==> flow/design.v (excerpt) <==
module cpu_core (
    input  wire        clk,
    input  wire        rst_n,
    output reg         bus_valid,
    output reg         bus_write,
    output reg  [18:0] bus_addr,
    output reg  [18:0] bus_wdata,
    input  wire [18:0] bus_rdata
);
For scale: roughly 3700 cells after synthesis, ~170 flip-flops, ~26000 sq um of cells after synthesis.
export LEC_CHECK = 0
export ABC_AREA = 1
export CAP_MARGIN = 20
export CORE_MARGIN = 2
export CORE_UTILIZATION = 72
export CTS_CLUSTER_DIAMETER = 248
export CTS_CLUSTER_SIZE = 80
export MAX_ROUTING_LAYER = met4
export PLACE_DENSITY_LB_ADDON = 0.04
export SETUP_SLACK_MARGIN = 3.75
export SLEW_MARGIN = 20
create_clock -name core_clock -period 25.5 [get_ports {clk}]
run.sh (not shown) runs the stock make flow with config.mk's settings and CLKGATE_MAP_FILE=.
The starting point died in clock tree synthesis.
Then changed:
ABC_AREA = default   (was 1)
CORE_UTILIZATION = 65   (was 72)
CTS_CLUSTER_DIAMETER = default   (was 248)
CTS_CLUSTER_SIZE = default   (was 80)
MAX_ROUTING_LAYER = default   (was met4)
PLACE_DENSITY_LB_ADDON = default   (was 0.04)
SETUP_SLACK_MARGIN = default   (was 3.75)
clock period = 37.8 ns   (was 25.5 ns; I/O delays follow)
Outcome: The new run stopped in global routing on GRT-0232. Synthesized area climbs by 0.56%. Synthesized cell count decreases by 17%. Die area grows by 11%.

---

job 8591:
cpu_core again, from the RTL that the note above started with.
make LEC_CHECK=0 ABC_AREA=1 CAP_MARGIN=20 CELL_PAD_IN_SITES_GLOBAL_PLACEMENT=3 CORE_MARGIN=9 CORE_UTILIZATION=52 GPL_ROUTABILITY_DRIVEN=0 SETUP_SLACK_MARGIN=5.0 SLEW_MARGIN=20 TNS_END_PERCENT=70 finish   # period 45.0 ns
Job 8591: GPL-0301 in global placement without I/O (3_1_place_gp_skip_io) -> run aborted
diff inputs: job 8591 => job 4291
--- a/flow/config.mk
+++ b/flow/config.mk
@@ -8,9 +8,11 @@
 export ABC_AREA = 1
 export CAP_MARGIN = 20
-export CELL_PAD_IN_SITES_GLOBAL_PLACEMENT = 3
+export CELL_PAD_IN_SITES_GLOBAL_PLACEMENT = 2
 export CORE_MARGIN = 9
-export CORE_UTILIZATION = 52
+export CORE_UTILIZATION = 69
+export CTS_CLUSTER_SIZE = 64
 export GPL_ROUTABILITY_DRIVEN = 0
-export SETUP_SLACK_MARGIN = 5.0
+export MIN_ROUTING_LAYER = met1
+export PLACE_DENSITY = 0.49
 export SLEW_MARGIN = 20
-export TNS_END_PERCENT = 70
+export TNS_END_PERCENT = 30
[summary]
Diff job 4291..job 8591 | post-synthesis compound-gate area fraction | unchanged
No final results exist for job 4291, since it was stopped by error GPL-0301 during global placement without I/O (3_1_place_gp_skip_io).
Reported for job 8591 and job 4291, synthesized cell count turned out identical to the last digit.
Die size, job 8591 and job 4291: smaller value in job 4291
Total cell area reported by yosys after synthesis came out exactly the same in job 8591 and job 4291.
Area of the core region, job 8591 and job 4291: higher on job 8591
Compare job 8591 and job 4291 | die extent in y lower: job 4291
Setup changes, job 4291 to job 3434
==> flow/config.mk <==
export PLATFORM = sky130hd
export DESIGN_NAME = cpu_core
export DESIGN_NICKNAME = cpu_core
export VERILOG_FILES = /design/flow/design.v
export SDC_FILE = /design/flow/constraint.sdc
export NUM_CORES = 4
export LEC_CHECK = 0
export CAP_MARGIN = 20
export CORE_MARGIN = 2
export CORE_UTILIZATION = 58
export SETUP_SLACK_MARGIN = 5.0
export SLEW_MARGIN = 20
Findings:
Looking at the logs for job 3434 and job 4291, the single run that did not finish was job 4291. Flow for job 4291 halted at global placement without I/O (3_1_place_gp_skip_io), error code GPL-0301. Job 3434 vs. job 4291: area fraction in mux cells went up by 9.6 points. From job 4291 to job 3434 the numbers moved as follows: area share of xor/xnor cells in the synthesized design shows a reduction of 0.27 points; count of state elements after synthesis shows a reduction of 5.4%; synthesized cell count shows a reduction of 628; die span in x shows an increase of 2.0%; post-synthesis async set-or-reset flop share shows an increase of 0.51 points. Initial standard-cell utilization of the core in job 3434 vs job 4291: down 11 points. Compared to job 4291, job 3434 was floorplanned on a bigger die. Going from job 4291 to job 3434, mean post-synth cell area grew by more than 10%.

---

fjord:
Starting RTL as in the previous note.
// cpu_core
module cpu_core (
    input  wire        clk,
    input  wire        rst_n,
    output reg         bus_valid,
    output reg         bus_write,
    output reg  [18:0] bus_addr,
    output reg  [18:0] bus_wdata,
    input  wire [18:0] bus_rdata
);
Settings: LEC_CHECK=0, CAP_MARGIN=5, CELL_PAD_IN_SITES_DETAIL_PLACEMENT=2, CELL_PAD_IN_SITES_GLOBAL_PLACEMENT=1, CORE_ASPECT_RATIO=1.13, CORE_MARGIN=10, CORE_UTILIZATION=59, CTS_CLUSTER_DIAMETER=206, GPL_ROUTABILITY_DRIVEN=1, GPL_TIMING_DRIVEN=0, HOLD_SLACK_MARGIN=0.2, MIN_ROUTING_LAYER=met2, PLACE_DENSITY_LB_ADDON=0.07, SETUP_SLACK_MARGIN=3.52, SLEW_MARGIN=20, TNS_END_PERCENT=5; clock period 45.0 ns.
fjord never completed, since it errored out during 3_5_place_dp.
[inputs] willow vs fjord
==> flow/config.mk <==
export PLATFORM = sky130hd
export DESIGN_NAME = cpu_core
export DESIGN_NICKNAME = cpu_core
export VERILOG_FILES = /design/flow/design.v
export SDC_FILE = /design/flow/constraint.sdc
export NUM_CORES = 4
export LEC_CHECK = 0
export CAP_MARGIN = 20
export CORE_MARGIN = 2
export CORE_UTILIZATION = 40
export SLEW_MARGIN = 20
==> flow/constraint.sdc <==
create_clock -name core_clock -period 44.3 [get_ports {clk}]
set_input_delay 8.8600 -clock core_clock [delete_from_list [all_inputs] [get_ports {clk}]]
set_output_delay 8.8600 -clock core_clock [all_outputs]
set_load 0.01 [all_outputs]
Findings:
- The final layout from willow, which completed every stage, passed the timing, design-rule and antenna checks at the end of the flow.
- fjord got as far as 3_5_place_dp, where a tool error ended the run.
- The run showing the smaller fraction of the core area occupied by cells at floorplan is willow.
- Min vertical extent of the die across fjord and willow: fjord
- Delta (willow minus fjord): area of the core rose about 50%; summed instance area of the synthesized netlist closely matched the old numbers; total die size increased 27%.
- As far as simple-gate share of the synthesized area goes, fjord and willow are indistinguishable; the numbers are identical.
- willow -> fjord: number of standard cells after synthesis delta 0, exact match

---

Setup of run A:
The RTL this note starts from:
==> flow/design.v <==
module if_stage (
    input  wire        clk,
    input  wire        rst_n,
    input  wire        stall,
    input  wire        branch_taken,
    input  wire [18:0] branch_target,
    output reg         ibus_valid,
    output reg  [18:0] ibus_addr,
    input  wire [18:0] ibus_rdata,
    output reg  [18:0] pc,
    output reg  [18:0] instruction
);
    always @(posedge clk or negedge rst_n) begin
        if (!rst_n) begin
            pc          <= 19'd0;
            ibus_valid  <= 1'b0;
        end
        else if (!stall) begin
            pc <= branch_taken ? branch_target : pc + 19'd1;
            ibus_valid <= 1'b1;
            ibus_addr  <= pc;
        end
    end
    always @(posedge clk or negedge rst_n) begin
        if (!rst_n)
            instruction <= 19'd0;
        else if (ibus_valid)
            instruction <= ibus_rdata;
    end
endmodule
module id_stage(
    input [18:0] instruction,
    output [4:0] opcode,
    output [2:0] rd,
    output [2:0] rs1,
    output [2:0] rs2,
    output [14:0] immediate,
    output reg [1:0] prediction
);
    assign opcode = instruction[18:14];
    assign rd = instruction[13:11];
    assign rs1 = instruction[10:8];
    assign rs2 = instruction[7:5];
    assign immediate = instruction[14:0];
    always @(*) begin
        case(opcode)
            5'b01010, 5'b01011, 5'b01100: prediction = 2'b10;  
            default: prediction = 2'b00;  
        endcase
    end
endmodule
module regfile(
    input clk,
    input [2:0] rd_addr,
    input [2:0] rs1_addr,
    input [2:0] rs2_addr,
    input [18:0] wb_data,
    input reg_write,
    output [18:0] rs1_data,
    output [18:0] rs2_data
);
    reg [18:0] registers [0:7];
    always @(posedge clk) begin
        if (reg_write && rd_addr != 0)
            registers[rd_addr] <= wb_data;
    end
    assign rs1_data = (rs1_addr == 3'd0) ? 19'd0 : registers[rs1_addr];
    assign rs2_data = (rs2_addr == 3'd0) ? 19'd0 : registers[rs2_addr];
endmodule
module alu(
    input [4:0] opcode,
    input [18:0] operand_a,
    input [18:0] operand_b,
    output reg [18:0] result,
    output reg zero_flag,
    output reg div_by_zero
);
    always @(*) begin
        result = 19'd0;
        div_by_zero = 1'b0;
        case(opcode)
            5'b00000: result = operand_a + operand_b;
            5'b00001: result = operand_a - operand_b;
            5'b00010: result = operand_a * operand_b;
            5'b00011: begin
                div_by_zero = (operand_b == 0);
                result = (operand_b == 0) ? 19'h7FFFF : operand_a / operand_b;
            end
            5'b00100: result = operand_a & operand_b;
            5'b00101: result = operand_a | operand_b;
            5'b00110: result = operand_a ^ operand_b;
            5'b00111: result = ~operand_a;
            5'b01000: result = operand_a + 1;
            5'b01001: result = operand_a - 1;
        endcase
        zero_flag = (result == 0);
    end
endmodule
module cpu_core (
    input  wire        clk,
    input  wire        rst_n,
    output reg         bus_valid,
    output reg         bus_write,
    output reg  [18:0] bus_addr,
    output reg  [18:0] bus_wdata,
    input  wire [18:0] bus_rdata
);
    wire [18:0] if_pc;
    wire [18:0] if_instr;
    wire [4:0]  opcode;
    wire [2:0]  rd, rs1, rs2;
    wire [14:0] imm;
    wire [18:0] rs1_data, rs2_data;
    wire [18:0] alu_result;
    wire        zero_flag;
    wire        div_by_zero;
    wire [18:0] wb_data;
    wire        reg_write;
    wire is_load  = (opcode == 5'b01000);
    wire is_store = (opcode == 5'b01001);
    wire mem_access = is_load | is_store;
    if_stage ifs (
        .clk(clk),
        .rst_n(rst_n),
        .stall(mem_access),           
        .branch_taken(1'b0),
        .branch_target(19'd0),
        .ibus_valid(),                
        .ibus_addr(),                 
        .ibus_rdata(bus_rdata),
        .pc(if_pc),
        .instruction(if_instr)
    );
    id_stage id (
        .instruction(if_instr),
        .opcode(opcode),
        .rd(rd),
        .rs1(rs1),
        .rs2(rs2),
        .immediate(imm),
        .prediction()
    );
    regfile rf (
        .clk(clk),
        .rd_addr(rd),
        .rs1_addr(rs1),
        .rs2_addr(rs2),
        .wb_data(wb_data),
        .reg_write(reg_write),
        .rs1_data(rs1_data),
        .rs2_data(rs2_data)
    );
    alu alu_u (
        .opcode(opcode),
        .operand_a(rs1_data),
        .operand_b(rs2_data),
        .result(alu_result),
        .zero_flag(zero_flag),
        .div_by_zero(div_by_zero)
    );
always @(*) begin
    bus_valid = mem_access;
    bus_write = is_store;
    bus_addr  = alu_result;
    bus_wdata = rs2_data;
end
    assign wb_data =
        (is_load)  ? bus_rdata :
                     alu_result;
    assign reg_write = ~is_store & ~is_load;
endmodule
clock: 43.2 ns
lec_check: 0
cap_margin: 20
cell_pad_in_sites_global_placement: 3
core_aspect_ratio: 0.93
core_margin: 2
core_utilization: 62
cts_cluster_diameter: 343
gpl_routability_driven: 0
gpl_timing_driven: 0
place_density_lb_addon: 0.17
setup_slack_margin: 5.0
slew_margin: 15
tns_end_percent: 55
Status(run A) = ERROR, stage = 3_1_place_gp_skip_io
### run A -> run B
==> flow/config.mk <==
export PLATFORM = sky130hd
export DESIGN_NAME = cpu_core
export DESIGN_NICKNAME = cpu_core
export VERILOG_FILES = /design/flow/design.v
export SDC_FILE = /design/flow/constraint.sdc
export NUM_CORES = 4
export LEC_CHECK = 0
export ABC_AREA = 1
export CAP_MARGIN = 20
export CORE_MARGIN = 2
export CORE_UTILIZATION = 67
export CTS_CLUSTER_DIAMETER = 327
export CTS_CLUSTER_SIZE = 31
export GPL_ROUTABILITY_DRIVEN = 1
export GPL_TIMING_DRIVEN = 1
export SETUP_SLACK_MARGIN = 5.0
export SLEW_MARGIN = 20
Findings:
Across run A and run B, no clean finish was achieved. Seen in the log of run B: ODB-0269 during 5_1_grt, after which the run never completed. The log for run A ends in 3_1_place_gp_skip_io with error FLW-0024, so the run never completed. Looking at count of state elements after synthesis across run A and run B, the one that comes out lower is run A. Synthesized cell count delta for run B relative to run A: 628 higher. Compared with run A, in run B chip area dropped 0.0034 sq mm, number of enable flip-flop cells climbed 6.3%, synthesized area dropped about 0.56%, post-synthesis simple-gate area fraction climbed 9.6 points, floorplan utilization climbed 4.6 points.
Input changes introduced in run C (baseline for comparison: run B):
==> flow/config.mk <==
export PLATFORM = sky130hd
export DESIGN_NAME = cpu_core
export DESIGN_NICKNAME = cpu_core
export VERILOG_FILES = /design/flow/design.v
export SDC_FILE = /design/flow/constraint.sdc
export NUM_CORES = 4
export LEC_CHECK = 0
export CAP_MARGIN = 20
export CORE_MARGIN = 2
export CORE_UTILIZATION = 58
export SLEW_MARGIN = 20
==> flow/constraint.sdc <==
create_clock -name core_clock -period 37.9 [get_ports {clk}]
set_input_delay 7.5800 -clock core_clock [delete_from_list [all_inputs] [get_ports {clk}]]
set_output_delay 7.5800 -clock core_clock [all_outputs]
set_load 0.01 [all_outputs]
==> results <==
- The synthesized area in run C was higher than what run B gave.
- Post-synthesis adder-cell area fraction across run B and run C: no real change.
- Compared with run B, run C shows a synthesis area per yosys that is about 0.56% higher.
- Boundary pin count came out exactly the same in run B and run C.
- Run C had finished all stages when the layout checks came back failing, citing max-slew violations, negative setup slack.
- Status: run B FAILED at 5_1_grt (tool error)
- Relative to run B, post-synthesis register bit count decreased by about 5.4% in run C.
- Of run C and run B, it is run C that has the lower sequential cell area fraction in the yosys report.
- Compared with run B, run C shows a lower number of instances in the synthesized netlist.
Input changes introduced in run D (baseline for comparison: run C):
diff --git a/flow/config.mk b/flow/config.mk
--- a/flow/config.mk
+++ b/flow/config.mk
@@ -9,3 +9,4 @@
 export CORE_MARGIN = 2
 export CORE_UTILIZATION = 58
+export SETUP_SLACK_MARGIN = 5.0
 export SLEW_MARGIN = 20
==> flow/constraint.sdc <==
create_clock -name core_clock -period 25.0 [get_ports {clk}]
set_input_delay 5.0000 -clock core_clock [delete_from_list [all_inputs] [get_ports {clk}]]
set_output_delay 5.0000 -clock core_clock [all_outputs]
set_load 0.01 [all_outputs]
Findings:
Diff run C -> run D: count of vias placed by the detailed router now sits higher; cell leakage power grew by about 5%; worst endpoint data arrival time +1350 ps; cell count climbed 127; core area essentially unchanged.
Compare run D and run C | instance area at placement higher: run D
Met2 wire length: run D vs run C up about 6.4%
None of the runs run D and run C ends with a clean layout.
In run C the implementation completed, yet the final layout does not meet the checks, the culprit being max-slew violations, negative setup slack.
| run D | all stages done | FAIL | negative setup slack |
Per the comparison of run D with run C, part of the power in the clock network moved down; total power of the final layout picked up an extra about 60%; routing usage on met1 lost 0.62 points.

---

## oak
// cpu_core: RTL as listed in full above, without the edits since
clock: 45.0 ns
lec_check: 0
cap_margin: 5
core_margin: 3
core_utilization: 59
gpl_routability_driven: 0
hold_slack_margin: 0.3
place_density_lb_addon: 0.07
setup_slack_margin: 3.52
slew_margin: 20
tns_end_percent: 95
> inputs changed (oak -> pine)
- TNS_END_PERCENT now 5, was 95
- HOLD_SLACK_MARGIN now 0.18, was 0.3
- SETUP_SLACK_MARGIN now -2.0, was 3.52
- CORE_ASPECT_RATIO now 0.5, previously not set
- CTS_CLUSTER_SIZE now 98, previously not set
- CORE_UTILIZATION now 69, was 59
- CORE_MARGIN now 9, was 3
- ABC_AREA now 1, previously not set
- CAP_MARGIN now 20, was 5
- PLACE_DENSITY_LB_ADDON no longer set, was 0.07
- GPL_ROUTABILITY_DRIVEN no longer set, was 0
- PLACE_DENSITY now 0.36, previously not set
- CTS_CLUSTER_DIAMETER now 289, previously not set
- The final report for pine shows a completed flow and a layout that fails verification, specifically setup timing.
- pine vs oak — post-route setup TNS dropped 1.30 ns.
- pine vs. oak: post-synthesis async set-or-reset flop share fell 0.51 points; via count saw a decrease; worst reg-to-reg path cell count rose by 134.
- Re non-clock buffer instance count of the final layout: pine is about 40% down on oak.
- Changes observed in pine relative to oak: via count of the first global-routing pass lost 2,308; switching share of total power picked up an extra 1.3 points; final area lost about 9%.
Modified inputs, birch compared to pine
- removing CTS_CLUSTER_SIZE (formerly 98)
- removing PLACE_DENSITY (formerly 0.36)
- setting CELL_PAD_IN_SITES_GLOBAL_PLACEMENT to 3 for the first time
- changing CORE_UTILIZATION from 69 to 40
- removing CORE_ASPECT_RATIO (formerly 0.5)
- removing HOLD_SLACK_MARGIN (formerly 0.18)
- changing TNS_END_PERCENT from 5 to 70
- removing CTS_CLUSTER_DIAMETER (formerly 289)
- removing SETUP_SLACK_MARGIN (formerly -2.0)
Results
Of pine and birch, only pine fails to finish with a clean layout. Per the comparison of birch with pine, clock tree buffer count of the final layout decreased by 1 relative to the old numbers; number of cells on the critical path picked up an extra about 1.4%; last weighted congestion value of the routability-driven placer went down about 4%; power consumed by the clock network up about 4%; post-route cell area higher. In birch, minimum hold slack is higher than in pine.
## Diff of input files: maple against birch
- swapping 9 for 8 in CORE_MARGIN
- putting GPL_ROUTABILITY_DRIVEN at 0 where nothing was set
- clearing CELL_PAD_IN_SITES_GLOBAL_PLACEMENT, which used to be 3
- swapping 70 for 95 in TNS_END_PERCENT
- clearing ABC_AREA, which used to be 1
Results
Re area of the synthesized netlist per yosys stat: birch was lower than maple. | routed length on met1 | higher: birch |. Against birch, maple comes in 0.29 points lower on sequential share of layout area. Half-perimeter wire length after placement (maple vs. birch) increases by a few percent. STATUS cell area after layout: maple wins against birch. Compared with birch, in maple count of non-filler cells in the finished layout went down by 701, largest stage delay on the critical path grew by 0.27 ns, mapped cell area picked up an extra 150 um^2.
[inputs] cedar vs maple
- MIN_ROUTING_LAYER newly set to met2
- ABC_AREA newly set to 1
- TNS_END_PERCENT changed from 95 to 30
- PLACE_DENSITY newly set to 0.49
- CORE_MARGIN changed from 8 to 9
- CELL_PAD_IN_SITES_GLOBAL_PLACEMENT newly set to 3
- CORE_UTILIZATION changed from 40 to 69
### Flow results
Per the comparison of cedar with maple, standard-cell row count decreased about 25%, die area shrank by 29,000 um^2, count of different cell masters after synthesis down about 34%, post-synth area from yosys stat down 150 um^2. cedar is listed as incomplete: the tool reported an error in global placement without I/O and the run ended there.
Power figures rest on the tool's default switching activity, not on a simulated workload.
